==> inputs of 01-27 <==
==> flow/design.v (excerpt) <==
module AudDSP (
    input i_rst_n,
    input i_clk,
    input i_start,  
    input i_pause,  
    input [2:0] i_speed,
    input i_is_slow,
    input i_slow_mode,
    input i_daclrck,                
    input signed [15:0] i_sram_data,
    input [19:0] i_sram_stop_addr,  
    output signed [15:0] o_dac_data,
    output o_en,                    
    output o_is_pause,
    output [19:0] o_sram_addr
);
    localparam S_IDLE = 0;
    localparam S_PAUSE = 1;
    localparam S_PLAY = 2;
    localparam S_EMPTY = 3;
    reg [2:0] state_r, state_w;
    reg is_pause_r, is_pause_w;
    reg is_slow_r, is_slow_w;
    reg slow_mode_r, slow_mode_w;
    reg [2:0] speed_r, speed_w;
    reg [3:0] slow_counter_r, slow_counter_w;
    reg [1:0] get_data_counter_r, get_data_counter_w;
    reg [19:0] addr_r, addr_w;
    reg signed [15:0] sram_data_r, sram_data_w, sram_data_next_r, sram_data_next_w;
    reg [15:0] o_data_r, o_data_w;
    assign o_en = !i_daclrck;
    assign o_dac_data = o_data_r;
    assign o_sram_addr = addr_r;
    assign o_is_pause = is_pause_r;
    always @(*) begin
        state_w = state_r;
        case(state_r)
            S_IDLE: begin
                if(i_start)         state_w = S_PAUSE;
                else                state_w = S_IDLE;
            end
            S_PAUSE: begin
                if(!is_pause_r)     state_w = S_PLAY;
                else                state_w = S_PAUSE;
            end
            S_PLAY: begin
                if(is_pause_r)      state_w = S_PAUSE;
                else begin
                    if(!i_daclrck)  state_w = S_EMPTY;
                    else            state_w = S_PLAY;
                end
            end
            S_EMPTY: begin
                if(is_pause_r)      state_w = S_PAUSE;
                else begin
                    if(!i_daclrck)  state_w = S_EMPTY;
                    else            state_w = S_PLAY;
                end
            end
        endcase
    end
    always @(*) begin
        slow_counter_w = slow_counter_r;
        case(state_r)
            S_IDLE:     slow_counter_w = 0;
            S_PAUSE:    slow_counter_w = 0;
            S_PLAY: begin
  ...
Settings: LEC_CHECK=0, CAP_MARGIN=0, CORE_MARGIN=2, CORE_UTILIZATION=69, CTS_CLUSTER_DIAMETER=351, CTS_CLUSTER_SIZE=31, GPL_TIMING_DRIVEN=0, PLACE_DENSITY=0.45, SETUP_SLACK_MARGIN=-0.16, SLEW_MARGIN=20; clock period 129.0 ns.
run.sh (not shown) runs the stock make flow with config.mk's settings and CLKGATE_MAP_FILE=.
==> 10-07: changes against 01-27 <==
CORE_UTILIZATION = 68   (was 69)
CTS_CLUSTER_SIZE = 37   (was 31)
GPL_TIMING_DRIVEN = 1   (was 0)
==> flow/constraint.sdc (replaced) <==
create_clock -name core_clock -period 72.2 [get_ports {i_clk}]
set_input_delay 14.4400 -clock core_clock [delete_from_list [all_inputs] [get_ports {i_clk}]]
set_output_delay 14.4400 -clock core_clock [all_outputs]
set_load 0.01 [all_outputs]
==> 06-09: changes against 01-27 <==
ABC_AREA = 1   (was default)
CAP_MARGIN = 20   (was 0)
CORE_UTILIZATION = 70   (was 69)
CTS_CLUSTER_DIAMETER = 228   (was 351)
CTS_CLUSTER_SIZE = default   (was 31)
GPL_TIMING_DRIVEN = default   (was 0)
HOLD_SLACK_MARGIN = -0.09   (was default)
PLACE_DENSITY = default   (was 0.45)
SETUP_SLACK_MARGIN = default   (was -0.16)
==> flow/constraint.sdc (replaced) <==
create_clock -name core_clock -period 45.6 [get_ports {i_clk}]
set_input_delay 9.1200 -clock core_clock [delete_from_list [all_inputs] [get_ports {i_clk}]]
set_output_delay 9.1200 -clock core_clock [all_outputs]
set_load 0.01 [all_outputs]
==> qor summary <==
Run status: 06-09 failed layout checks; 01-27 complete, no violations; 10-07 complete, no violations
Layout check failures: 06-09 setup timing; 01-27 -; 10-07 -
Vias after detailed routing: 06-09 44400; 01-27 33400; 10-07 33100
Number of clock-tree buffers in the layout: 06-09 10; 01-27 11; 10-07 9
Sum of routed wire length over all layers: 06-09 129000 microns; 01-27 97700 microns; 10-07 96400 microns
Met2 routed WL: 06-09 57100 microns; 01-27 43700 microns; 10-07 43000 microns
Xor and xnor area share after synthesis: 06-09 5.35%; 01-27 8.15%; 10-07 8.15%
# placed instances: 06-09 6811; 01-27 4548; 10-07 4556
Routed wl met3: 06-09 14900 microns; 01-27 10200 microns; 10-07 10600 microns
Share of the synthesized area in the top cell type: 06-09 17.0%; 01-27 10.3%; 10-07 10.3%
CP max FO: 06-09 32; 01-27 19; 10-07 11
Count of nets after finishing: 06-09 6735; 01-27 4347; 10-07 4410
Area fraction in mux cells: 06-09 0.0300%; 01-27 3.51%; 10-07 3.51%
Achievable clock frequency: 06-09 21.1 MHz; 01-27 10.7 MHz; 10-07 14.5 MHz
Core area: 06-09 47400 sq um; 01-27 39800 sq um; 10-07 40600 sq um
Register-to-Register Setup Slack: 06-09 -1.87 ns; 01-27 35.52 ns; 10-07 3.23 ns
Final TNS setup: 06-09 -14.79 ns; 01-27 0 ns; 10-07 0 ns

========
==> job 1041: inputs <==
==> flow/design.v <==
module AudDSP (
    input i_rst_n,
    input i_clk,
    input i_start,  
    input i_pause,  
    input [2:0] i_speed,
    input i_is_slow,
    input i_slow_mode,
    input i_daclrck,                
    input signed [15:0] i_sram_data,
    input [19:0] i_sram_stop_addr,  
    output signed [15:0] o_dac_data,
    output o_en,                    
    output o_is_pause,
    output [19:0] o_sram_addr
);
    localparam S_IDLE = 0;
    localparam S_PAUSE = 1;
    localparam S_PLAY = 2;
    localparam S_EMPTY = 3;
    reg [2:0] state_r, state_w;
    reg is_pause_r, is_pause_w;
    reg is_slow_r, is_slow_w;
    reg slow_mode_r, slow_mode_w;
    reg [2:0] speed_r, speed_w;
    reg [3:0] slow_counter_r, slow_counter_w;
    reg [1:0] get_data_counter_r, get_data_counter_w;
    reg [19:0] addr_r, addr_w;
    reg signed [15:0] sram_data_r, sram_data_w, sram_data_next_r, sram_data_next_w;
    reg [15:0] o_data_r, o_data_w;
    assign o_en = !i_daclrck;
    assign o_dac_data = o_data_r;
    assign o_sram_addr = addr_r;
    assign o_is_pause = is_pause_r;
    always @(*) begin
        state_w = state_r;
        case(state_r)
            S_IDLE: begin
                if(i_start)         state_w = S_PAUSE;
                else                state_w = S_IDLE;
            end
            S_PAUSE: begin
                if(!is_pause_r)     state_w = S_PLAY;
                else                state_w = S_PAUSE;
            end
            S_PLAY: begin
                if(is_pause_r)      state_w = S_PAUSE;
                else begin
                    if(!i_daclrck)  state_w = S_EMPTY;
                    else            state_w = S_PLAY;
                end
            end
            S_EMPTY: begin
                if(is_pause_r)      state_w = S_PAUSE;
                else begin
                    if(!i_daclrck)  state_w = S_EMPTY;
                    else            state_w = S_PLAY;
                end
            end
        endcase
    end
    always @(*) begin
        slow_counter_w = slow_counter_r;
        case(state_r)
            S_IDLE:     slow_counter_w = 0;
            S_PAUSE:    slow_counter_w = 0;
            S_PLAY: begin
                if(is_slow_r && !is_pause_r && i_daclrck) begin
                    if(slow_counter_r == speed_r)   slow_counter_w = 0;
                    else                            slow_counter_w = slow_counter_r + 1;
                end
            end
        endcase
    end
    always @(*) begin
        get_data_counter_w = get_data_counter_r;
        case(state_r)
            S_IDLE:     get_data_counter_w = 0;
            S_PAUSE:    get_data_counter_w = 0;
            S_PLAY: begin
                if(get_data_counter_r < 3)  get_data_counter_w = get_data_counter_r + 1;
            end
            S_EMPTY:    get_data_counter_w = 0;
        endcase
    end
    always @(*) begin
        is_pause_w = is_pause_r;
        case(state_r)
            S_IDLE:                 is_pause_w = 1;
            S_PAUSE: if(i_pause)    is_pause_w = 0;
            S_PLAY:  if(i_pause)    is_pause_w = 1;
            S_EMPTY: if(i_pause)    is_pause_w = 1;
        endcase
    end
    always @(*) begin
        is_slow_w = is_slow_r;
        slow_mode_w = slow_mode_r;
        speed_w = speed_r;
        case(state_r)
            S_IDLE: begin
                is_slow_w = 0;
                slow_mode_w = 0;
                speed_w = 0;
            end
            S_PAUSE: begin
                is_slow_w = i_is_slow;
                slow_mode_w = i_slow_mode;
                speed_w = i_speed;
            end
            S_PLAY: begin
                is_slow_w = is_slow_r;
                slow_mode_w = slow_mode_r;
                speed_w = speed_r;
            end
            S_EMPTY: begin
                is_slow_w = i_is_slow;
                slow_mode_w = i_slow_mode;
                speed_w = i_speed;
            end
        endcase
    end
    reg [20:0] temp_addr;      
    always @(*) begin
        addr_w = addr_r;
        temp_addr = addr_r;
        case(state_r)
            S_IDLE:     temp_addr = 0;
            S_PLAY: begin
                if(get_data_counter_r == 0) begin
                    if(is_slow_r) begin
                        if(slow_counter_r == 0)     temp_addr = addr_r + 1;
                    end
                    else                            temp_addr = addr_r + speed_r + 1;
                end
            end
        endcase
        if(temp_addr > i_sram_stop_addr)    addr_w = 0;
        else                                addr_w = temp_addr;
    end
    always @(*) begin
        sram_data_w = sram_data_r;
        sram_data_next_w = sram_data_next_r;
        case(state_r)
            S_IDLE: begin
                sram_data_w = 0;
                sram_data_next_w = 0;
            end
            S_PAUSE: begin
                sram_data_next_w = i_sram_data;
            end
            S_PLAY: begin
                if(get_data_counter_r == 2) begin
                    if(is_slow_r)begin           
                        if(slow_counter_r == 0) begin
                            sram_data_w = sram_data_next_r;
                            sram_data_next_w = i_sram_data;
                        end
                    end
                    else begin                   
                        sram_data_w = sram_data_next_r;
                        sram_data_next_w = i_sram_data;
                    end
                end
            end
        endcase
    end
    reg signed [16:0] diff;
    reg signed [20:0] diff_counter_prod;
    reg signed [20:0] diff_counter_prod_div_speed;
    always @(*) begin
        o_data_w = o_data_r;
        diff = 0;
        diff_counter_prod = 0;
        diff_counter_prod_div_speed = 0;
        case(state_r)
            S_IDLE: o_data_w = 0;
            S_PLAY: begin
                if(get_data_counter_r == 3) begin
                    if(is_slow_r) begin
                        if(slow_mode_r) begin
                            diff = $signed(sram_data_next_r) - $signed(sram_data_r);
                            diff_counter_prod = $signed(diff) * $signed({1'b0, slow_counter_r});
                            diff_counter_prod_div_speed = $signed($signed(diff_counter_prod) / $signed({1'b0, speed_r + 1}));
                            o_data_w = $signed($signed(sram_data_r) + $signed(diff_counter_prod_div_speed));
                        end
                        else o_data_w = sram_data_r;
                    end
                    else o_data_w = sram_data_r;
                end
            end
        endcase
    end
    always_ff @(posedge i_clk or negedge i_rst_n) begin
        if(!i_rst_n) begin
            state_r <= S_IDLE;
            is_pause_r <= 1;
            addr_r <= 0;
            speed_r <= 0;
            o_data_r <= 0;
            is_slow_r <= 0;
            slow_mode_r <= 0;
            sram_data_r <= 0;
            slow_counter_r <= 0;
            sram_data_next_r <= 0;
            get_data_counter_r <= 0;
        end
        else begin
            state_r <= state_w;
            is_pause_r <= is_pause_w;
            addr_r <= addr_w;
            speed_r <= i_speed;
            o_data_r <= o_data_w;
            is_slow_r <= i_is_slow;
            slow_mode_r <= i_slow_mode;
            sram_data_r <= sram_data_w;
            slow_counter_r <= slow_counter_w;
            sram_data_next_r <= sram_data_next_w;
            get_data_counter_r <= get_data_counter_w;
        end
    end
endmodule
==> flow/run.sh <==
#!/bin/bash
# the make line also repeats each setting of config.mk as NAME=value (left out here)
make -C /OpenROAD-flow-scripts/flow DESIGN_CONFIG=/design/flow/config.mk WORK_HOME=/design/flow/orfs CLKGATE_MAP_FILE= finish
==> flow/config.mk <==
export PLATFORM = sky130hd
export DESIGN_NAME = AudDSP
export DESIGN_NICKNAME = AudDSP
export VERILOG_FILES = /design/flow/design.v
export SDC_FILE = /design/flow/constraint.sdc
export NUM_CORES = 4
export LEC_CHECK = 0
export ABC_AREA = 1
export CAP_MARGIN = 0
export CORE_MARGIN = 2
export CORE_UTILIZATION = 71
export CTS_CLUSTER_DIAMETER = 44
export CTS_CLUSTER_SIZE = 31
export GPL_TIMING_DRIVEN = 1
export HOLD_SLACK_MARGIN = 0.3
export MAX_ROUTING_LAYER = met4
export PLACE_DENSITY_LB_ADDON = 0.2
export SETUP_SLACK_MARGIN = 5.0
export SLEW_MARGIN = 20
==> flow/constraint.sdc <==
create_clock -name core_clock -period 50.1 [get_ports {i_clk}]
set_input_delay 10.0200 -clock core_clock [delete_from_list [all_inputs] [get_ports {i_clk}]]
set_output_delay 10.0200 -clock core_clock [all_outputs]
set_load 0.01 [all_outputs]
==> job 1373: changes against job 1041 <==
ABC_AREA = default   (was 1)
CAP_MARGIN = 30   (was 0)
CORE_UTILIZATION = 68   (was 71)
CTS_CLUSTER_DIAMETER = 43   (was 44)
CTS_CLUSTER_SIZE = default   (was 31)
GPL_TIMING_DRIVEN = default   (was 1)
HOLD_SLACK_MARGIN = default   (was 0.3)
MAX_ROUTING_LAYER = default   (was met4)
PLACE_DENSITY = 0.59   (was default)
PLACE_DENSITY_LB_ADDON = default   (was 0.2)
SETUP_SLACK_MARGIN = default   (was 5.0)
==> flow/constraint.sdc (replaced) <==
create_clock -name core_clock -period 100.0 [get_ports {i_clk}]
set_input_delay 20.0000 -clock core_clock [delete_from_list [all_inputs] [get_ports {i_clk}]]
set_output_delay 20.0000 -clock core_clock [all_outputs]
set_load 0.01 [all_outputs]
==> job 595: changes against job 1041 <==
ABC_AREA = default   (was 1)
CORE_UTILIZATION = 72   (was 71)
CTS_CLUSTER_DIAMETER = 77   (was 44)
CTS_CLUSTER_SIZE = 22   (was 31)
HOLD_SLACK_MARGIN = default   (was 0.3)
MAX_ROUTING_LAYER = default   (was met4)
PLACE_DENSITY = 0.45   (was default)
PLACE_DENSITY_LB_ADDON = default   (was 0.2)
SETUP_SLACK_MARGIN = -0.16   (was 5.0)
==> flow/constraint.sdc (replaced) <==
create_clock -name core_clock -period 72.2 [get_ports {i_clk}]
set_input_delay 14.4400 -clock core_clock [delete_from_list [all_inputs] [get_ports {i_clk}]]
set_output_delay 14.4400 -clock core_clock [all_outputs]
set_load 0.01 [all_outputs]
==> impl_metrics.tcl <==
# implementation run metrics
set metrics [dict create \
    status "finished clean" \
    coreArea_mm2 0.0385 \
    area_leaders "ha_1 10%, dfrtp_1 7.3%, xnor2_1 5.3%" \
    initial_utilization 0.726 \
    ys_sh_aoi 0.299 \
    ys_area_mm2 0.0279 \
    met2_usage 0.705 \
    die_y_um 201 \
    gr-usage-met3 0.0753 \
    core.rowCount 72 \
    synthesis.area_mm2 0.0279 \
    ys_sh_simple 0.335 \
    grt_overflow 0 \
]
the above is filed under job 595

==> impl_metrics.tcl <==
# implementation run metrics
set metrics [dict create \
    ys_sh_aoi 0.299 \
    ys_area_mm2 0.0279 \
    gr-usage-met3 0.107 \
    met2_usage 0.711 \
    grt_overflow 0 \
    coreArea_mm2 0.0406 \
    initial_utilization 0.687 \
    synthesis.area_mm2 0.0279 \
    area_leaders "ha_1 10%, dfrtp_1 7.3%, xnor2_1 5.3%" \
    ys_sh_simple 0.335 \
    die_y_um 207 \
    status "finished clean" \
]
the above is filed under job 1373

==> impl_metrics.tcl <==
# implementation run metrics
set metrics [dict create \
    status "aborted with a tool error" \
    lastStage "5_1_grt" \
    error_line "[ERROR GRT-0232] Routing congestion too high. Check the congestion heatmap in the GUI." \
    gr-usage-met3 0.803 \
    grt_overflow 776 \
    synthesis.area_mm2 0.0334 \
    area_leaders "nand2_1 17%, inv_1 10%, ha_1 8.6%" \
    initial_utilization 0.719 \
    clock_sinks 84 \
    ys_sh_aoi 0.105 \
    avgSynthCellArea_um2 5.60 \
    yosysTopAreaCell "nand2_1" \
    ys_sh_simple 0.526 \
    die_y_um 221 \
    core.rowCount 79 \
    coreArea_mm2 0.0465 \
    met2_usage 1.01 \
    edf_count 0 \
]
the above is filed under job 1041

